==> run a: inputs <==
==> flow/design.v (excerpt) <==
module Cfu (
    input               cmd_valid,
    output              cmd_ready,
    input      [9:0]    cmd_payload_function_id,
    input      [31:0]   cmd_payload_inputs_0,
    input      [31:0]   cmd_payload_inputs_1,
    output reg          rsp_valid,
    input               rsp_ready,
    output reg [31:0]   rsp_payload_outputs_0,
    input               reset,
    input               clk
);
Settings: LEC_CHECK=0, CAP_MARGIN=20, CORE_MARGIN=5, CORE_UTILIZATION=17, CTS_CLUSTER_DIAMETER=222, GPL_ROUTABILITY_DRIVEN=0, MAX_ROUTING_LAYER=met5, MIN_ROUTING_LAYER=met1, PLACE_DENSITY_LB_ADDON=0.15, SLEW_MARGIN=40; clock period 19.3 ns.
run.sh (not shown) runs the stock make flow with config.mk's settings and CLKGATE_MAP_FILE=.
==> inputs of run b, as changes to run a <==
CORE_MARGIN = 2   (was 5)
CORE_UTILIZATION = 72   (was 17)
CTS_CLUSTER_DIAMETER = 28   (was 222)
CTS_CLUSTER_SIZE = 25   (was not set)
GPL_ROUTABILITY_DRIVEN = 1   (was 0)
PLACE_DENSITY_LB_ADDON = 0.24   (was 0.15)
SETUP_SLACK_MARGIN = 1.35   (was not set)
==> flow/constraint.sdc (replaced) <==
create_clock -name core_clock -period 10.7 [get_ports {clk}]
set_input_delay 2.1400 -clock core_clock [delete_from_list [all_inputs] [get_ports {clk}]]
set_output_delay 2.1400 -clock core_clock [all_outputs]
set_load 0.01 [all_outputs]
==> inputs of run c, as changes to run a <==
CORE_MARGIN = 2   (was 5)
CORE_UTILIZATION = 40   (was 17)
CTS_CLUSTER_DIAMETER = not set   (was 222)
GPL_ROUTABILITY_DRIVEN = not set   (was 0)
MAX_ROUTING_LAYER = not set   (was met5)
MIN_ROUTING_LAYER = not set   (was met1)
PLACE_DENSITY_LB_ADDON = not set   (was 0.15)
SLEW_MARGIN = 20   (was 40)
==> flow/constraint.sdc (replaced) <==
create_clock -name core_clock -period 11.6 [get_ports {clk}]
set_input_delay 2.3200 -clock core_clock [delete_from_list [all_inputs] [get_ports {clk}]]
set_output_delay 2.3200 -clock core_clock [all_outputs]
set_load 0.01 [all_outputs]
==> inputs of run d, as changes to run a <==
CELL_PAD_IN_SITES_DETAIL_PLACEMENT = 0   (was not set)
CORE_MARGIN = 2   (was 5)
CORE_UTILIZATION = 22   (was 17)
CTS_CLUSTER_DIAMETER = not set   (was 222)
CTS_CLUSTER_SIZE = 98   (was not set)
GPL_ROUTABILITY_DRIVEN = not set   (was 0)
GPL_TIMING_DRIVEN = 1   (was not set)
HOLD_SLACK_MARGIN = 0.23   (was not set)
PLACE_DENSITY_LB_ADDON = not set   (was 0.15)
SLEW_MARGIN = 20   (was 40)
==> flow/constraint.sdc (replaced) <==
create_clock -name core_clock -period 12.0 [get_ports {clk}]
set_input_delay 2.4000 -clock core_clock [delete_from_list [all_inputs] [get_ports {clk}]]
set_output_delay 2.4000 -clock core_clock [all_outputs]
set_load 0.01 [all_outputs]
==> reports/qor.txt <==
Status: stopped before the end
Exit stage: global routing (5_1_grt)
Error: [ERROR GRT-0232] Routing congestion too high. Check the congestion heatmap in the GUI.
Site Rows: 50
Starting density of the core: 0.735
# the run above: run b

==> reports/qor.txt <==
Status: no timing/DRC/antenna violations
Site Rows: 68
Slowest-stage cell, CP: fa_1
Buf+Inv Stages, Crit Path: 4
XOR/XNOR Area Share: 0.0266
Starting density of the core: 0.402
# the run above: run c

==> reports/qor.txt <==
Site Rows: 104
Worst Setup Start Kind: input port
# diodes: 2
Setup TNS Final: 0 ns
Flop area: 661 sq um
Status: no timing/DRC/antenna violations
Starting density of the core: 0.171
# the run above: run a

==> reports/qor.txt <==
TritonRoute pass-1 iters: 4
Starting density of the core: 0.223
Site Rows: 91
Status: no timing/DRC/antenna violations
# the run above: run d



==> inputs of violet <==
Cfu again, from the RTL that the note above started with.
Settings: LEC_CHECK=0, ABC_AREA=1, CAP_MARGIN=20, CORE_MARGIN=2, CORE_UTILIZATION=71, CTS_CLUSTER_DIAMETER=27, CTS_CLUSTER_SIZE=11, MAX_ROUTING_LAYER=met4, PLACE_DENSITY_LB_ADDON=0.24, SLEW_MARGIN=20, TNS_END_PERCENT=5; clock period 9.96 ns.
==> umber: changes against violet <==
- ABC_AREA: 1 -> unset
- CTS_CLUSTER_DIAMETER: 27 -> unset
- CTS_CLUSTER_SIZE: 11 -> 68
- MAX_ROUTING_LAYER: met4 -> unset
- TNS_END_PERCENT: 5 -> unset
==> flow/constraint.sdc (replaced) <==
create_clock -name core_clock -period 9.92 [get_ports {clk}]
set_input_delay 1.9840 -clock core_clock [delete_from_list [all_inputs] [get_ports {clk}]]
set_output_delay 1.9840 -clock core_clock [all_outputs]
set_load 0.01 [all_outputs]
==> deck_impl_summary.md <==
Key Metrics from the Run

Final layout
  • #MultiIn Comb: 1246
  • FF/Latch Area: roughly 660 um2

Status
  • Failed Checks: negative setup slack
  • Run status: failed layout checks

Logic synthesis
  • Top-area cell share: 0.438

Floorplanning
  • Die area: roughly 22000 um2

GRT
  • Largest net degree at the start of global routing: 35
  • Initial antenna violation count: 6

Final timing
  • Final worst-path cycle share: 1.03
  • Finish-stage setup viols: 19
  • Post-route setup slack: -0.331 ns

Worst setup path
  • CP most frequent cell: fa_1

Drt
  • WL/cell: roughly 22 um
The numbers above come from violet.

==> deck_impl_summary.md <==
Physical Implementation Snapshot

Logic synthesis
  • XORs/XNORs by Area: 0.0266
  • Post-synthesis simple-gate area fraction: 0.146
  • FA/HA/MAJ Cells, Area Fraction: 0.595
  • Top-area cell share: 0.475
  • Complex Gates by Area: 0.0748

Floorplanning
  • Horizontal die size: about 140 um
  • Die area: 20600 um2

Clock network
  • CTS Sinks: 33
  • H-tree Lvls: 2

Place
  • Routability Congestion: 0.933
  • DP HPWL: 32600 um

Status
  • Failed at: global routing
  • Run status: aborted with a tool error
The numbers above come from umber.



==> inputs of build 80 <==
Starting RTL as in the previous note.
// Cfu
module Cfu (
    input               cmd_valid,
    output              cmd_ready,
    input      [9:0]    cmd_payload_function_id,
    input      [31:0]   cmd_payload_inputs_0,
    input      [31:0]   cmd_payload_inputs_1,
    output reg          rsp_valid,
    input               rsp_ready,
    output reg [31:0]   rsp_payload_outputs_0,
    input               reset,
    input               clk
);
clock: 14.3 ns
lec_check: 0
abc_area: 1
cap_margin: 20
core_margin: 4
core_utilization: 40
cts_cluster_diameter: 345
cts_cluster_size: 84
gpl_routability_driven: 1
min_routing_layer: met1
place_density_lb_addon: 0.04
slew_margin: 0
==> inputs of build 83, as changes to build 80 <==
ABC_AREA = default   (was 1)
CORE_MARGIN = 2   (was 4)
CORE_UTILIZATION = 42   (was 40)
CTS_CLUSTER_DIAMETER = default   (was 345)
CTS_CLUSTER_SIZE = default   (was 84)
GPL_ROUTABILITY_DRIVEN = default   (was 1)
MAX_ROUTING_LAYER = met4   (was default)
MIN_ROUTING_LAYER = default   (was met1)
PLACE_DENSITY_LB_ADDON = default   (was 0.04)
SLEW_MARGIN = 20   (was 0)
==> flow/constraint.sdc (replaced) <==
create_clock -name core_clock -period 12.0 [get_ports {clk}]
set_input_delay 2.4000 -clock core_clock [delete_from_list [all_inputs] [get_ports {clk}]]
set_output_delay 2.4000 -clock core_clock [all_outputs]
set_load 0.01 [all_outputs]
==> results <==
Build 83 completed without violations. Build 80 ran to the end with no violations. In build 83 the global-route usage is higher than in build 80, by 0.30 points. Of build 83 and build 80, build 80 has the higher worst setup slack (gap 2.2 ns). Between build 80 and build 83, the lower register-to-register slack is in build 83 (gap 3.0 ns). Against build 80, the final area of build 83 is smaller by 5.3%. In clock-buffer cell count, build 80 and build 83 do not differ. Between build 80 and build 83, the lower synthesized cell count is in build 83 (gap about 32%, measured against build 83). In clock skew, build 83 and build 80 hardly differ.


==> trial 27 <==
Starting RTL as in the previous note.
make LEC_CHECK=0 CAP_MARGIN=20 CORE_ASPECT_RATIO=1.26 CORE_MARGIN=2 CORE_UTILIZATION=26 GPL_ROUTABILITY_DRIVEN=0 PLACE_DENSITY=0.82 SETUP_SLACK_MARGIN=-1.13 SLEW_MARGIN=5 TNS_END_PERCENT=15 finish   # period 12.0 ns
==> trial 3: changes against trial 27 <==
--- a/flow/config.mk
+++ b/flow/config.mk
@@ -9,7 +9,6 @@
 export CORE_ASPECT_RATIO = 1.26
 export CORE_MARGIN = 2
-export CORE_UTILIZATION = 26
+export CORE_UTILIZATION = 33
 export GPL_ROUTABILITY_DRIVEN = 0
-export PLACE_DENSITY = 0.82
 export SETUP_SLACK_MARGIN = -1.13
 export SLEW_MARGIN = 5
==> comparison table <==
Outcome: trial 3 complete, no violations; trial 27 complete, no violations
NonClk Buf Share: trial 3 7.37%; trial 27 7.27%
Post-route clock period utilization: trial 3 95.0%; trial 27 95.2%
Number of placement rows: trial 3 84; trial 27 94
Number of ordinary and repair buffers in the finished layout: trial 3 119; trial 27 118
Max-slew headroom at the worst pin: trial 3 36.0%; trial 27 33.9%
Met3 layer usage reported by global route: trial 3 1.68%; trial 27 2.77%
Largest clock skew in the final design: trial 3 0.00264 ns; trial 27 0.00370 ns
Achievable frequency: trial 3 0.0877 GHz; trial 27 0.0875 GHz
Layout clock area frac: trial 3 1.09%; trial 27 0.897%
Layout clock buffer count: trial 3 7; trial 27 5
Fraction of area in multi-input gates: trial 3 73.7%; trial 27 73.2%
Count of inserted tapcells: trial 3 559; trial 27 672
Met1 Resource Use GR: trial 3 18.6%; trial 27 15.3%


==> nickel <==
==> flow/design.v <==
module Cfu (
    input               cmd_valid,
    output              cmd_ready,
    input      [9:0]    cmd_payload_function_id,
    input      [31:0]   cmd_payload_inputs_0,
    input      [31:0]   cmd_payload_inputs_1,
    output reg          rsp_valid,
    input               rsp_ready,
    output reg [31:0]   rsp_payload_outputs_0,
    input               reset,
    input               clk
);
    wire signed [15:0] prod_0, prod_1, prod_2, prod_3;
    assign prod_0 = ($signed(cmd_payload_inputs_0[7:0])) * $signed(cmd_payload_inputs_1[7:0]);
    assign prod_1 = ($signed(cmd_payload_inputs_0[15:8])) * $signed(cmd_payload_inputs_1[15:8]);
    assign prod_2 = ($signed(cmd_payload_inputs_0[23:16])) * $signed(cmd_payload_inputs_1[23:16]);
    assign prod_3 = ($signed(cmd_payload_inputs_0[31:24])) * $signed(cmd_payload_inputs_1[31:24]);
    wire signed [31:0] sum_prods;
    assign sum_prods = prod_0 + prod_1 + prod_2 + prod_3;
    assign cmd_ready = ~rsp_valid;   
    always @(posedge clk) begin
        if (reset) begin
            rsp_payload_outputs_0 <= 32'b0;
            rsp_valid <= 1'b0;
        end else if (rsp_valid) begin
                rsp_valid <= ~rsp_ready;
            end else if (cmd_valid) begin
                    rsp_valid <= 1'b1;
                    rsp_payload_outputs_0 <= |cmd_payload_function_id[9:3]
                        ? 32'b0
                        : rsp_payload_outputs_0 + sum_prods;
                end
            end
endmodule
==> flow/run.sh <==
#!/bin/bash
# the make line also repeats each setting of config.mk as NAME=value (left out here)
make -C /OpenROAD-flow-scripts/flow DESIGN_CONFIG=/design/flow/config.mk WORK_HOME=/design/flow/orfs CLKGATE_MAP_FILE= finish
==> flow/config.mk <==
export PLATFORM = sky130hd
export DESIGN_NAME = Cfu
export DESIGN_NICKNAME = Cfu
export VERILOG_FILES = /design/flow/design.v
export SDC_FILE = /design/flow/constraint.sdc
export NUM_CORES = 4
export LEC_CHECK = 0
export ABC_AREA = 0
export CAP_MARGIN = 20
export CELL_PAD_IN_SITES_DETAIL_PLACEMENT = 1
export CELL_PAD_IN_SITES_GLOBAL_PLACEMENT = 0
export CORE_ASPECT_RATIO = 0.89
export CORE_MARGIN = 9
export CORE_UTILIZATION = 44
export CTS_CLUSTER_DIAMETER = 174
export CTS_CLUSTER_SIZE = 30
export GPL_TIMING_DRIVEN = 0
export MAX_ROUTING_LAYER = met5
export MIN_ROUTING_LAYER = met2
export SETUP_SLACK_MARGIN = -0.59
export SLEW_MARGIN = 10
export TNS_END_PERCENT = 25
==> flow/constraint.sdc <==
create_clock -name core_clock -period 6.99 [get_ports {clk}]
set_input_delay 1.3980 -clock core_clock [delete_from_list [all_inputs] [get_ports {clk}]]
set_output_delay 1.3980 -clock core_clock [all_outputs]
set_load 0.01 [all_outputs]
==> cedar (differences from nickel) <==
- ABC_AREA: 0 -> default
- CELL_PAD_IN_SITES_DETAIL_PLACEMENT: 1 -> default
- CELL_PAD_IN_SITES_GLOBAL_PLACEMENT: 0 -> default
- CORE_ASPECT_RATIO: 0.89 -> default
- CORE_MARGIN: 9 -> 2
- CORE_UTILIZATION: 44 -> 66
- CTS_CLUSTER_DIAMETER: 174 -> 27
- CTS_CLUSTER_SIZE: 30 -> default
- GPL_TIMING_DRIVEN: 0 -> default
- MAX_ROUTING_LAYER: met5 -> default
- MIN_ROUTING_LAYER: met2 -> default
- SETUP_SLACK_MARGIN: -0.59 -> default
- SLEW_MARGIN: 10 -> 20
- TNS_END_PERCENT: 25 -> default
==> flow/constraint.sdc (replaced) <==
create_clock -name core_clock -period 9.86 [get_ports {clk}]
set_input_delay 1.9720 -clock core_clock [delete_from_list [all_inputs] [get_ports {clk}]]
set_output_delay 1.9720 -clock core_clock [all_outputs]
set_load 0.01 [all_outputs]
==> results <==
- nickel finished but fails on setup timing. cedar reached the layout checks and failed them: setup timing.
- Of cedar and nickel, nickel has the higher die size (gap 42%, measured against nickel).
- In nickel the core utilization is lower than in cedar, by 31 points.
- Against nickel, the count of clock-buffer cells in the layout of cedar is lower by 2.
- Between nickel and cedar, the lower final area is in nickel (gap 3.4%, measured against cedar).
- Between nickel and cedar, the lower sequential share of layout area is in cedar (gap 0.13 points).
- Between nickel and cedar, the lower non-clock buffer count is in nickel (gap 131).
==> figures <==
Outcome: nickel complete, but fails checks; cedar complete, but fails checks
Layout check failures: nickel setup timing; cedar setup timing
GR met1 Demand/Resource: nickel 0; cedar 0.444
Slew headroom: nickel 0.443; cedar 0.287
Slew at the pin closest to its max-slew limit: nickel 0.833 ns; cedar 1.07 ns
Chip Height: nickel 185 um; cedar 149 um
Via count of the first global-routing pass: nickel 17,900; cedar 12,300
Length in cells of the worst reg-to-reg path: nickel 12; cedar 13
Cell area after layout: nickel 17,200 sq um; cedar 17,800 sq um
Routing usage on met3: nickel 0.462; cedar 0.0485
Peak per-stage delay on the critical path: nickel 0.61 ns; cedar 0.60 ns
Slowest cell on crit path: nickel fa_1; cedar fa_2


==> run X: inputs <==
RTL: the design.v shown in full above, as it stands there.
Settings: LEC_CHECK=0, CAP_MARGIN=20, CORE_MARGIN=2, CORE_UTILIZATION=72, CTS_CLUSTER_DIAMETER=27, HOLD_SLACK_MARGIN=-0.1, PLACE_DENSITY=0.38, SETUP_SLACK_MARGIN=2.92, SLEW_MARGIN=20, TNS_END_PERCENT=5; clock period 9.86 ns.
==> run B: changes against run X <==
CORE_UTILIZATION = 59   (was 72)
CTS_CLUSTER_DIAMETER = default   (was 27)
HOLD_SLACK_MARGIN = default   (was -0.1)
PLACE_DENSITY = default   (was 0.38)
SETUP_SLACK_MARGIN = default   (was 2.92)
TNS_END_PERCENT = default   (was 5)
==> flow/constraint.sdc (replaced) <==
create_clock -name core_clock -period 9.78 [get_ports {clk}]
set_input_delay 1.9560 -clock core_clock [delete_from_list [all_inputs] [get_ports {clk}]]
set_output_delay 1.9560 -clock core_clock [all_outputs]
set_load 0.01 [all_outputs]
==> run A: changes against run X <==
CORE_UTILIZATION = 38   (was 72)
CTS_CLUSTER_DIAMETER = 292   (was 27)
CTS_CLUSTER_SIZE = 99   (was default)
HOLD_SLACK_MARGIN = default   (was -0.1)
PLACE_DENSITY = 0.56   (was 0.38)
SETUP_SLACK_MARGIN = default   (was 2.92)
TNS_END_PERCENT = default   (was 5)
==> flow/constraint.sdc (replaced) <==
create_clock -name core_clock -period 12.0 [get_ports {clk}]
set_input_delay 2.4000 -clock core_clock [delete_from_list [all_inputs] [get_ports {clk}]]
set_output_delay 2.4000 -clock core_clock [all_outputs]
set_load 0.01 [all_outputs]
==> run F: changes against run X <==
CTS_CLUSTER_DIAMETER = default   (was 27)
CTS_CLUSTER_SIZE = 40   (was default)
HOLD_SLACK_MARGIN = default   (was -0.1)
PLACE_DENSITY = 0.66   (was 0.38)
SETUP_SLACK_MARGIN = default   (was 2.92)
TNS_END_PERCENT = default   (was 5)
==> flow/constraint.sdc (replaced) <==
create_clock -name core_clock -period 9.19 [get_ports {clk}]
set_input_delay 1.8380 -clock core_clock [delete_from_list [all_inputs] [get_ports {clk}]]
set_output_delay 1.8380 -clock core_clock [all_outputs]
set_load 0.01 [all_outputs]
==> impl_metrics.env <==
# yosys + openroad results
export IMPL_status="failed layout checks"
export IMPL_period_minus_slack_ns=10.81
export IMPL_ant_nets=0
export IMPL_so_faults="setup timing"
export IMPL_critPathBufInv=8
export IMPL_finalClockPeriodUsage_pct=110
export IMPL_start_kind="input port"
export IMPL_clk_share_pct=1.00
export IMPL_rrSetupSlack_ns=6.65
export IMPL_setup_viol=15
export IMPL_setup_slack_ns=-0.945
export IMPL_end_kind="flop"
export IMPL_wl_met3_mm=5.23
export IMPL_die_h_um=142
export IMPL_dpl_cell_area_mm2=0.0166
[end of results for run X]
==> impl_metrics.env <==
# implementation run metrics
export IMPL_status="aborted with a tool error"
export IMPL_stop_stage="5_1_grt"
export IMPL_tool_error="[ERROR GRT-0232] Routing congestion too high. Check the congestion heatmap in the GUI."
export IMPL_dpl_cell_area_mm2=0.0167
export IMPL_synth_area_mux_share_pct=0.0816
export IMPL_die_width_um=142
export IMPL_place_congestion=0.918
export IMPL_htree_levels=2
export IMPL_ys_sh_xor_pct=2.66
export IMPL_ys_warn_count=1
export IMPL_clockRootBuffer="clkbuf_16"
export IMPL_yosys_top_cells_area="fa_1 (47%), ha_1 (12%), inv_1 (11%), and2_1 (6.3%), dfxtp_1 (4.8%)"
export IMPL_die_h_um=142
export IMPL_pin_count=112
export IMPL_cts_buffers=5
export IMPL_globalRouteTotalUtil_pct=95.0
export IMPL_ys_ff=33
export IMPL_floorplan_core_util_pct=73.5
[end of results for run F]
==> impl_metrics.env <==
# yosys + openroad results
export IMPL_end_kind="flop"
export IMPL_period_minus_slack_ns=11.50
export IMPL_start_kind="input port"
export IMPL_critPathBufInv=2
export IMPL_dpl_cell_area_mm2=0.0155
export IMPL_finalClockPeriodUsage_pct=95.8
export IMPL_setup_viol=0
export IMPL_status="no timing/DRC/antenna violations"
[end of results for run A]
==> impl_metrics.env <==
# yosys + openroad results
export IMPL_setup_viol=8
export IMPL_so_faults="setup timing"
export IMPL_dpl_cell_area_mm2=0.0167
export IMPL_rrSetupSlack_ns=6.71
export IMPL_status="failed layout checks"
export IMPL_setup_slack_ns=-0.223
export IMPL_finalClockPeriodUsage_pct=102
export IMPL_critPathBufInv=9
export IMPL_wl_met3_mm=1.65
[end of results for run B]
